==> indigo <==
// a_filter_reference_32x11
module a_filter_reference_32x11(
    input [31:0] x_in,
    input clk,
    input [5:0] reset,
    output [31:0] y_out);
make LEC_CHECK=0 ABC_AREA=1 CAP_MARGIN=30 CORE_ASPECT_RATIO=0.83 CORE_MARGIN=2 CORE_UTILIZATION=71 CTS_CLUSTER_DIAMETER=242 CTS_CLUSTER_SIZE=39 GPL_ROUTABILITY_DRIVEN=0 GPL_TIMING_DRIVEN=1 MAX_ROUTING_LAYER=met4 PLACE_DENSITY_LB_ADDON=0.11 SETUP_SLACK_MARGIN=2.12 SLEW_MARGIN=20 finish   # period 8.25 ns
run.sh (not shown) runs the stock make flow with config.mk's settings and CLKGATE_MAP_FILE=.
==> nickel (differences from indigo) <==
Settings changed: ABC_AREA 1 to not set, CAP_MARGIN 30 to 20, CORE_ASPECT_RATIO 0.83 to not set, CORE_UTILIZATION 71 to 28, CTS_CLUSTER_DIAMETER 242 to not set, CTS_CLUSTER_SIZE 39 to not set, GPL_ROUTABILITY_DRIVEN 0 to not set, GPL_TIMING_DRIVEN 1 to not set, MAX_ROUTING_LAYER met4 to not set, PLACE_DENSITY_LB_ADDON 0.11 to not set, SETUP_SLACK_MARGIN 2.12 to not set.
==> flow/constraint.sdc (replaced) <==
create_clock -name core_clock -period 8.86 [get_ports {clk}]
set_input_delay 1.7720 -clock core_clock [delete_from_list [all_inputs] [get_ports {clk}]]
set_output_delay 1.7720 -clock core_clock [all_outputs]
set_load 0.01 [all_outputs]
==> results <==
metric	indigo	nickel
Simple-gate area share of the yosys netlist	18.0%	10.9%
Cells in synth_stat.txt	8,591	6,357
Placeable Area	88,100 um2	197,000 um2
Setup slack at placement	0.655 ns	-0.309 ns
Row cnt	99	163
Synth Net Count	10.2k	7,954
Area of the synthesized netlist per yosys stat	63,300 um2	55,300 um2
Mean area per synthesized cell	7.37 um2	8.70 um2
Number of H-tree levels	1	2
Instance area at placement	66,500 um2	59,400 um2
Y dimension of the die	276 um	448 um
Portion of netlist area occupied by mux cells	0%	0.197%
Adder Share, Synth	35.9%	41.1%
Chip footprint	91,600 um2	201,000 um2
Proportion of netlist area held by the largest area contributor	22.3%	25.5%
Post-CTS setup buffers	129	11
Number of buffers created by CTS	17	58
Area fraction in compound gates	9.97%	11.1%
Cell count after placement	9,769	9,044
Yosys xor share	5.39%	5.79%
Result of the run	did not finish	complete, no violations
Failing step	global routing	-
Post-synthesis sequential area ratio	17.2%	19.7%
Total standard cell area after synthesis	63,300 um2	55,300 um2

========
==> v24: inputs <==
a_filter_reference_32x11 again, from the RTL that the note above started with.
clock: 7.22 ns
lec_check: 0
abc_area: 1
cap_margin: 30
core_aspect_ratio: 0.83
core_margin: 2
core_utilization: 71
cts_cluster_diameter: 242
cts_cluster_size: 39
gpl_routability_driven: 1
gpl_timing_driven: 1
hold_slack_margin: 0.29
setup_slack_margin: -0.16
slew_margin: 20
==> v13 (differences from v24) <==
--- a/flow/config.mk
+++ b/flow/config.mk
@@ -6,14 +6,12 @@
 export NUM_CORES = 4
 export LEC_CHECK = 0
-export ABC_AREA = 1
 export CAP_MARGIN = 30
 export CORE_ASPECT_RATIO = 0.83
 export CORE_MARGIN = 2
 export CORE_UTILIZATION = 71
-export CTS_CLUSTER_DIAMETER = 242
-export CTS_CLUSTER_SIZE = 39
+export CTS_CLUSTER_SIZE = 37
 export GPL_ROUTABILITY_DRIVEN = 1
 export GPL_TIMING_DRIVEN = 1
-export HOLD_SLACK_MARGIN = 0.29
+export MAX_ROUTING_LAYER = met4
 export SETUP_SLACK_MARGIN = -0.16
 export SLEW_MARGIN = 20
==> flow/constraint.sdc (replaced) <==
create_clock -name core_clock -period 7.57 [get_ports {clk}]
set_input_delay 1.5140 -clock core_clock [delete_from_list [all_inputs] [get_ports {clk}]]
set_output_delay 1.5140 -clock core_clock [all_outputs]
set_load 0.01 [all_outputs]
==> v16 (differences from v24) <==
==> flow/config.mk (replaced) <==
export PLATFORM = sky130hd
export DESIGN_NAME = a_filter_reference_32x11
export DESIGN_NICKNAME = a_filter_reference_32x11
export VERILOG_FILES = /design/flow/design.v
export SDC_FILE = /design/flow/constraint.sdc
export NUM_CORES = 4
export LEC_CHECK = 0
export CAP_MARGIN = 20
export CORE_MARGIN = 2
export CORE_UTILIZATION = 52
export CTS_CLUSTER_SIZE = 95
export SLEW_MARGIN = 20
==> flow/constraint.sdc (replaced) <==
create_clock -name core_clock -period 5.59 [get_ports {clk}]
set_input_delay 1.1180 -clock core_clock [delete_from_list [all_inputs] [get_ports {clk}]]
set_output_delay 1.1180 -clock core_clock [all_outputs]
set_load 0.01 [all_outputs]
==> v2 (differences from v24) <==
--- a/flow/config.mk
+++ b/flow/config.mk
@@ -11,9 +11,10 @@
 export CORE_MARGIN = 2
 export CORE_UTILIZATION = 71
-export CTS_CLUSTER_DIAMETER = 242
-export CTS_CLUSTER_SIZE = 39
+export CTS_CLUSTER_SIZE = 37
 export GPL_ROUTABILITY_DRIVEN = 1
 export GPL_TIMING_DRIVEN = 1
 export HOLD_SLACK_MARGIN = 0.29
+export MAX_ROUTING_LAYER = met4
+export PLACE_DENSITY_LB_ADDON = 0.2
 export SETUP_SLACK_MARGIN = -0.16
 export SLEW_MARGIN = 20
==> flow/constraint.sdc (replaced) <==
create_clock -name core_clock -period 7.57 [get_ports {clk}]
set_input_delay 1.5140 -clock core_clock [delete_from_list [all_inputs] [get_ports {clk}]]
set_output_delay 1.5140 -clock core_clock [all_outputs]
set_load 0.01 [all_outputs]
==> flow_metrics.env <==
# yosys + openroad results
export IMPL_status="failed layout checks"
export IMPL_so_faults="negative setup slack"
export IMPL_grt_use_met1_pct=39.59
export IMPL_synth_adder_area_share_pct=41.07
export IMPL_setup_viol=29
export IMPL_post_cts_buffers=44
export IMPL_chipArea_um2=80170
export IMPL_synth_top_area_share_pct=25.51
export IMPL_overflow=0
export IMPL_worst_slack_ns=-1.301
export IMPL_top_cells_by_area="ha_1 (26%), dfxtp_1 (20%), fa_1 (16%), inv_1 (11%), nor2_1 (4.2%)"
export IMPL_grtUsageMet2_pct=56.01
export IMPL_post_cts_resized=332
-- figures above: v13

==> flow_metrics.env <==
# flow metrics
export IMPL_status="did not finish"
export IMPL_failed_stage="global routing (5_1_grt)"
export IMPL_tool_error="[ERROR GRT-0232] Routing congestion too high. Check the congestion heatmap in the GUI."
export IMPL_ys_warn_count=4
export IMPL_synth_top_area_share_pct=22.30
export IMPL_chipArea_um2=91570
export IMPL_synth_adder_area_share_pct=35.90
export IMPL_overflow=280
export IMPL_post_cts_resized=383
export IMPL_top_cells_by_area="ha_1 (22%), dfxtp_1 (17%), fa_1 (14%), inv_1 (13%), nand2_1 (6.8%)"
export IMPL_grt_use_met1_pct=74.60
export IMPL_synth_distinct_cells=66
export IMPL_post_cts_buffers=43
export IMPL_gp_congestion=1.074
export IMPL_clock_path_buffers=3
export IMPL_grtUsageMet2_pct=77.53
-- figures above: v24

==> flow_metrics.env <==
# yosys + openroad results
export IMPL_status="failed layout checks"
export IMPL_so_faults="negative setup slack"
export IMPL_nets=9544
export IMPL_synth_edff_count=0
export IMPL_worstSkewPairLatency_ns=0.65
export IMPL_utilization_pct=76.53
export IMPL_synth_top_area_share_pct=25.51
export IMPL_synth_adder_area_share_pct=41.07
export IMPL_post_cts_buffers=172
export IMPL_setup_viol=237
export IMPL_grt_use_met1_pct=30.20
export IMPL_grtUsageMet2_pct=52.93
export IMPL_top_cells_by_area="ha_1 (26%), dfxtp_1 (20%), fa_1 (16%), inv_1 (11%), nor2_1 (4.2%)"
export IMPL_xor_share_pct=5.788
export IMPL_finalSetupTns_ns=-163.74
export IMPL_worst_slack_ns=-2.152
-- figures above: v16

==> flow_metrics.env <==
# yosys + openroad results
export IMPL_status="failed layout checks"
export IMPL_so_faults="negative setup slack"
export IMPL_grtUsageMet2_pct=62.21
export IMPL_worst_slack_ns=-1.350
export IMPL_synth_adder_area_share_pct=35.90
export IMPL_top_cells_by_area="ha_1 (22%), dfxtp_1 (17%), fa_1 (14%), inv_1 (13%), nand2_1 (6.8%)"
export IMPL_chipArea_um2=91570
export IMPL_post_cts_buffers=21
export IMPL_grt_use_met1_pct=64.02
export IMPL_setup_viol=31
export IMPL_overflow=0
-- figures above: v2


========
==> job 3433: inputs <==
a_filter_reference_32x11 again, from the RTL that the note above started with.
Settings: LEC_CHECK=0, ABC_AREA=1, CAP_MARGIN=20, CELL_PAD_IN_SITES_GLOBAL_PLACEMENT=3, CORE_ASPECT_RATIO=1.1, CORE_MARGIN=2, CORE_UTILIZATION=40, CTS_CLUSTER_DIAMETER=182, GPL_ROUTABILITY_DRIVEN=0, GPL_TIMING_DRIVEN=0, MIN_ROUTING_LAYER=met2, PLACE_DENSITY=0.59, SETUP_SLACK_MARGIN=0.74, SLEW_MARGIN=40; clock period 9.22 ns.
==> inputs of job 3900, as changes to job 3433 <==
==> flow/config.mk (replaced) <==
export PLATFORM = sky130hd
export DESIGN_NAME = a_filter_reference_32x11
export DESIGN_NICKNAME = a_filter_reference_32x11
export VERILOG_FILES = /design/flow/design.v
export SDC_FILE = /design/flow/constraint.sdc
export NUM_CORES = 4
export LEC_CHECK = 0
export CAP_MARGIN = 30
export CORE_ASPECT_RATIO = 0.83
export CORE_MARGIN = 2
export CORE_UTILIZATION = 56
export GPL_ROUTABILITY_DRIVEN = 0
export GPL_TIMING_DRIVEN = 0
export SETUP_SLACK_MARGIN = -0.16
export SLEW_MARGIN = 20
==> flow/constraint.sdc (replaced) <==
create_clock -name core_clock -period 6.45 [get_ports {clk}]
set_input_delay 1.2900 -clock core_clock [delete_from_list [all_inputs] [get_ports {clk}]]
set_output_delay 1.2900 -clock core_clock [all_outputs]
set_load 0.01 [all_outputs]
==> summary of the runs <==
Job 3433 finished clean. Job 3900 completed and failed the layout checks on setup timing.
Between job 3900 and job 3433, the lower worst hold slack is in job 3433 (gap 7.2 ps).
Between job 3433 and job 3900, the lower core utilization is in job 3433 (gap 24 points).
Between job 3900 and job 3433, the lower area after synthesis is in job 3900 (gap 13%, measured against job 3433).
In job 3433 the via count is larger than in job 3900, by about 80%.
Of job 3900 and job 3433, job 3433 has the higher first-iteration DRC count (gap 86%, measured against job 3433).
In job 3900 the worst setup slack is worse than in job 3433, by 2500 ps.
Of job 3433 and job 3900, job 3433 has the higher register-to-register slack (gap 2400 ps).
Critical path depth: job 3900 is higher than job 3433 (3).
Of job 3433 and job 3900, job 3433 has the higher global-route usage (gap 14 points).
